== job 101 ==
// Cordic
module Cordic(
	input clk, 
	input [12:0] x_0,
	input [12:0] y_0,
	input [12:0] z_0,
	output [12:0] x_N,
	output [12:0] y_N,
	output [12:0] z_N
);
Size in the first run: about 79 I/O pins, roughly 29000 sq um of cells after synthesis.
Settings: LEC_CHECK=0, ABC_AREA=1, CAP_MARGIN=35, CORE_MARGIN=7, CORE_UTILIZATION=40, CTS_CLUSTER_DIAMETER=23, SETUP_SLACK_MARGIN=-0.09, SLEW_MARGIN=0; clock period 2.5 ns.
run.sh (not shown) runs the stock make flow with config.mk's settings and CLKGATE_MAP_FILE=.
Job 101 did not stop at any stage, and its layout met the timing, design-rule and antenna checks.
#### Input delta (job 102 over job 101)
Settings: SLEW_MARGIN changed from 0 to 20; CTS_CLUSTER_SIZE newly set to 100; CAP_MARGIN changed from 35 to 20; CORE_MARGIN changed from 7 to 2; SETUP_SLACK_MARGIN removed (was -0.09); CTS_CLUSTER_DIAMETER changed from 23 to 374; CORE_UTILIZATION changed from 40 to 72; ABC_AREA removed (was 1); the clock period (ns, I/O delays scaled along) changed from 2.5 to 1.41.
Findings:
- The flow ended early for job 102: it failed with a tool error in detailed placement (3_5_place_dp).
- Job 102 against job 101; average cell area after synthesis is up by more than a quarter.
- Compared with job 101, job 102 improves post-synthesis instance area.
- Cell count in the Yosys report shrinks by more than a quarter when moving from job 101 to job 102.
- In the reports for job 102 and job 101, the smaller complex-gate fraction of the synthesized area belongs to job 101.
- Synthesized cell count went down by more than a quarter going from job 101 to job 102.
Setup changes, job 102 to job 103
Settings: clearing CTS_CLUSTER_SIZE, which used to be 100; clearing CTS_CLUSTER_DIAMETER, which used to be 374; swapping 72 for 53 in CORE_UTILIZATION; swapping 1.41 for 3.11 in the clock period (ns, I/O delays scaled along).
### Flow results
Having completed the whole flow, job 103 delivered a layout that passed the timing, design-rule and antenna checks.
Core utilization at floorplan, job 102 and job 103: lower on job 103
Job 103 vs job 102: area of the chip up by more than a quarter
Going from job 102 to job 103, die height climbed 16%, simple-gate portion of the synthesized area roughly the same, port buffer count comparable.
Looking at chip width across job 102 and job 103, the one that comes out lower is job 102.
Job 103 falls short of job 102 in placeable core region.
Between job 102 and job 103, the sequential fraction of the synthesis area does not differ in any meaningful way.
From job 102 to job 103, number of cell instances after yosys synthesis did not move at all.
Between job 102 and job 103, the flow reports weighted congestion at the end of routability-driven global placement decreasing by a little under 10%.
## Diff of input files: job 104 against job 103
Settings: an added CTS_CLUSTER_SIZE of 35; a change of CORE_UTILIZATION from 53 to 70; a change of the clock period (ns, I/O delays scaled along) from 3.11 to 2.9.
[summary]
Job 104 completed end to end; final checks failed (setup timing).
Relative to job 103, job 104 degrades first-pass GRT wire length.
Cmp job 103 and job 104 / worst path required time / lower: job 104
Job 104 ended with less minimum setup slack in the final design than job 103.

* * *

The RTL this note starts from:
==> flow/design.v <==
`timescale 1ns / 1ps
module CordicMachine(
	input clk,
	input [12:0] x_0,
	input [12:0] y_0,
	input [12:0] z_0,
	input [31:0] stage,
	output reg [12:0] x_N,
	output reg [12:0] y_N,
	output reg [12:0] z_N
);
	reg [12:0] arctan [12:0];
	initial begin
	arctan[0] = 13'b0101101000000;
	arctan[1] = 13'b0011010100100;
	arctan[2] = 13'b0001110000010;
	arctan[3] = 13'b0000111001000;
	arctan[4] = 13'b0000011100100;
	arctan[5] = 13'b0000001110010;
	arctan[6] = 13'b0000000111001;
	arctan[7] = 13'b0000000011100;
	arctan[8] = 13'b0000000001110;
	arctan[9] = 13'b0000000000111;
	arctan[10] = 13'b0000000000011;
	arctan[11] = 13'b0000000000001;
	arctan[12] = 13'b0000000000000;
	end
	wire signed [12:0] x_s = x_0;
	wire signed [12:0] y_s = y_0;
	wire [12:0] x_sh = x_s >>> stage;
	wire [12:0] y_sh = y_s >>> stage;
	always @(posedge clk) begin
		if (stage != 10) begin
			x_N <= z_0[12] ? x_0 + y_sh : x_0 - y_sh;
			y_N <= z_0[12] ? y_0 - x_sh : y_0 + x_sh;
			z_N <= z_0[12] ? z_0 + arctan[stage] : z_0 - arctan[stage];
		end
	end
endmodule
`timescale 1ns / 1ps
module Cordic(
	input clk, 
	input [12:0] x_0,
	input [12:0] y_0,
	input [12:0] z_0,
	output [12:0] x_N,
	output [12:0] y_N,
	output [12:0] z_N
);
	wire [12:0] x0, y0, z0;
	wire [12:0] x1, y1, z1;
	wire [12:0] x2, y2, z2;
	wire [12:0] x3, y3, z3;
	wire [12:0] x4, y4, z4;
	wire [12:0] x5, y5, z5;
	wire [12:0] x6, y6, z6;
	wire [12:0] x7, y7, z7;
	wire [12:0] x8, y8, z8;
	wire [12:0] x9, y9, z9;
	CordicMachine C1 (.clk(clk), .x_0(x_0), .y_0(y_0), .z_0(z_0), .stage(0), .x_N(x0), .y_N(y0), .z_N(z0));
	CordicMachine C2 (.clk(clk), .x_0(x0), .y_0(y0), .z_0(z0), .stage(1), .x_N(x1), .y_N(y1), .z_N(z1));
	CordicMachine C3 (.clk(clk), .x_0(x1), .y_0(y1), .z_0(z1), .stage(2), .x_N(x2), .y_N(y2), .z_N(z2));
	CordicMachine C4 (.clk(clk), .x_0(x2), .y_0(y2), .z_0(z2), .stage(3), .x_N(x3), .y_N(y3), .z_N(z3));
	CordicMachine C5 (.clk(clk), .x_0(x3), .y_0(y3), .z_0(z3), .stage(4), .x_N(x4), .y_N(y4), .z_N(z4));
	CordicMachine C6 (.clk(clk), .x_0(x4), .y_0(y4), .z_0(z4), .stage(5), .x_N(x5), .y_N(y5), .z_N(z5));
	CordicMachine C7 (.clk(clk), .x_0(x5), .y_0(y5), .z_0(z5), .stage(6), .x_N(x6), .y_N(y6), .z_N(z6));
	CordicMachine C8 (.clk(clk), .x_0(x6), .y_0(y6), .z_0(z6), .stage(7), .x_N(x7), .y_N(y7), .z_N(z7));
	CordicMachine C9 (.clk(clk), .x_0(x7), .y_0(y7), .z_0(z7), .stage(8), .x_N(x8), .y_N(y8), .z_N(z8));
	CordicMachine C10 (.clk(clk), .x_0(x8), .y_0(y8), .z_0(z8), .stage(9), .x_N(x9), .y_N(y9), .z_N(z9));
	assign x_N = x9;
	assign y_N = y9;
	assign z_N = z9;
endmodule
==> flow/config.mk <==
export PLATFORM = sky130hd
export DESIGN_NAME = Cordic
export DESIGN_NICKNAME = Cordic
export VERILOG_FILES = /design/flow/design.v
export SDC_FILE = /design/flow/constraint.sdc
export NUM_CORES = 4
export LEC_CHECK = 0
export ABC_AREA = 1
export CAP_MARGIN = 20
export CELL_PAD_IN_SITES_DETAIL_PLACEMENT = 0
export CORE_ASPECT_RATIO = 0.93
export CORE_MARGIN = 2
export CORE_UTILIZATION = 25
export MIN_ROUTING_LAYER = met2
export PLACE_DENSITY_LB_ADDON = 0.01
export SLEW_MARGIN = 40
==> flow/constraint.sdc <==
create_clock -name core_clock -period 2.64 [get_ports {clk}]
set_input_delay 0.5280 -clock core_clock [delete_from_list [all_inputs] [get_ports {clk}]]
set_output_delay 0.5280 -clock core_clock [all_outputs]
set_load 0.01 [all_outputs]
The starting point produced a layout that fails on design-rule violations.
Then changed:
Settings changed: ABC_AREA 1 to default, CELL_PAD_IN_SITES_DETAIL_PLACEMENT 0 to default, CORE_ASPECT_RATIO 0.93 to default, CORE_UTILIZATION 25 to 64, MIN_ROUTING_LAYER met2 to default, PLACE_DENSITY_LB_ADDON 0.01 to default, SLEW_MARGIN 40 to 20.
Clock period 2.64 ns to 2.33 ns, I/O delays scaled along.
Result: Now the flow aborted during global routing (5_1_grt) on DPL-0038; area after synthesis is lower by about 10%; die size is lower by about 64%; synthesized cell count is lower by about 28%.
